## emaxi
module emaxi( 
   wr_wait, rd_wait, rr_access, rr_packet, m_axi_awid, m_axi_awaddr,
   m_axi_awlen, m_axi_awsize, m_axi_awburst, m_axi_awlock,
   m_axi_awcache, m_axi_awprot, m_axi_awqos, m_axi_awvalid, m_axi_wid,
   m_axi_wdata, m_axi_wstrb, m_axi_wlast, m_axi_wvalid, m_axi_bready,
   m_axi_arid, m_axi_araddr, m_axi_arlen, m_axi_arsize, m_axi_arburst,
   m_axi_arlock, m_axi_arcache, m_axi_arprot, m_axi_arqos,
   m_axi_arvalid, m_axi_rready,
   wr_access, wr_packet, rd_access, rd_packet, rr_wait, m_axi_aclk,
   m_axi_aresetn, m_axi_awready, m_axi_wready, m_axi_bid, m_axi_bresp,
   m_axi_bvalid, m_axi_arready, m_axi_rid, m_axi_rdata, m_axi_rresp,
   m_axi_rlast, m_axi_rvalid
   );
   parameter M_IDW  = 12;
   parameter PW     = 104;
   parameter AW     = 32;
   parameter DW     = 32;
   input 	       wr_access;
   input [PW-1:0]      wr_packet;   
   output 	       wr_wait;
   input 	       rd_access;
   input [PW-1:0]      rd_packet;
   output 	       rd_wait;
   output 	       rr_access;
   output [PW-1:0]     rr_packet;
   input 	       rr_wait;
   input  	       m_axi_aclk;     
   input  	       m_axi_aresetn;  
   output [M_IDW-1:0]  m_axi_awid;     
   output [31 : 0]     m_axi_awaddr;   
   output [7 : 0]      m_axi_awlen;    
   output [2 : 0]      m_axi_awsize;   
   output [1 : 0]      m_axi_awburst;  
   output              m_axi_awlock;   
   output [3 : 0]      m_axi_awcache;  
   output [2 : 0]      m_axi_awprot;   
   output [3 : 0]      m_axi_awqos;    
   output 	       m_axi_awvalid;  
   input 	       m_axi_awready;  
   output [M_IDW-1:0]  m_axi_wid;     
   output [63 : 0]     m_axi_wdata;    
   output [7 : 0]      m_axi_wstrb;    
   output 	       m_axi_wlast;    
   output 	       m_axi_wvalid;   
   input 	       m_axi_wready;   
   input [M_IDW-1:0]   m_axi_bid;
   input [1 : 0]       m_axi_bresp;    
   input 	       m_axi_bvalid;   
   output 	       m_axi_bready;   
  ...
For scale: about 1800 flip-flops, ~650 I/O pins, roughly 70000 um^2 of cells after synthesis.
==> flow/config.mk <==
export PLATFORM = sky130hd
export DESIGN_NAME = emaxi
export DESIGN_NICKNAME = emaxi
export VERILOG_FILES = /design/flow/design.v
export SDC_FILE = /design/flow/constraint.sdc
export NUM_CORES = 4
export LEC_CHECK = 0
export ABC_AREA = 1
export CAP_MARGIN = 20
export CORE_MARGIN = 2
export CORE_UTILIZATION = 72
export CTS_CLUSTER_SIZE = 75
export HOLD_SLACK_MARGIN = 0.29
export PLACE_DENSITY_LB_ADDON = 0.2
export SETUP_SLACK_MARGIN = -0.26
export SLEW_MARGIN = 20
==> flow/constraint.sdc <==
create_clock -name core_clock -period 4.25 [get_ports {m_axi_aclk}]
set_input_delay 0.8500 -clock core_clock [delete_from_list [all_inputs] [get_ports {m_axi_aclk}]]
set_output_delay 0.8500 -clock core_clock [all_outputs]
set_load 0.01 [all_outputs]
run.sh (not shown) runs the stock make flow with config.mk's settings and CLKGATE_MAP_FILE=.
Then changed:
ABC_AREA = unset   (was 1)
CORE_UTILIZATION = 40   (was 72)
CTS_CLUSTER_SIZE = unset   (was 75)
HOLD_SLACK_MARGIN = unset   (was 0.29)
PLACE_DENSITY_LB_ADDON = unset   (was 0.2)
SETUP_SLACK_MARGIN = unset   (was -0.26)
clock period = 2.12 ns   (was 4.25 ns; I/O delays follow)
What happened: The changed run completed and failed the layout checks on negative setup slack; global-route usage decreases by 19 points; wire length goes down by about 8%; count of clock-buffer cells in the layout rises by 28; total power came out higher by 110%; area after synthesis is lower by about 3.4%; die size climbs by about 70%; sequential share of layout area falls by 3.6 points; cell area climbs by about 6%.
Then changed:
CELL_PAD_IN_SITES_GLOBAL_PLACEMENT = 2   (was unset)
CORE_MARGIN = 5   (was 2)
clock period = 5.0 ns   (was 2.12 ns; I/O delays follow)
=> This time the run produced a clean layout. Sequential cell count stays the same. Area after synthesis stays the same. Global-route usage hardly moves. First-iteration DRC count decreases by 31%. Worst setup slack is better by 1.7 ns. Via count decreases by 5.7%. Total power drops by 60%. Clock skew came out lower by 0.020 ns. Final cell count falls by 4.7%.
Power and IR drop assume default switching activity.
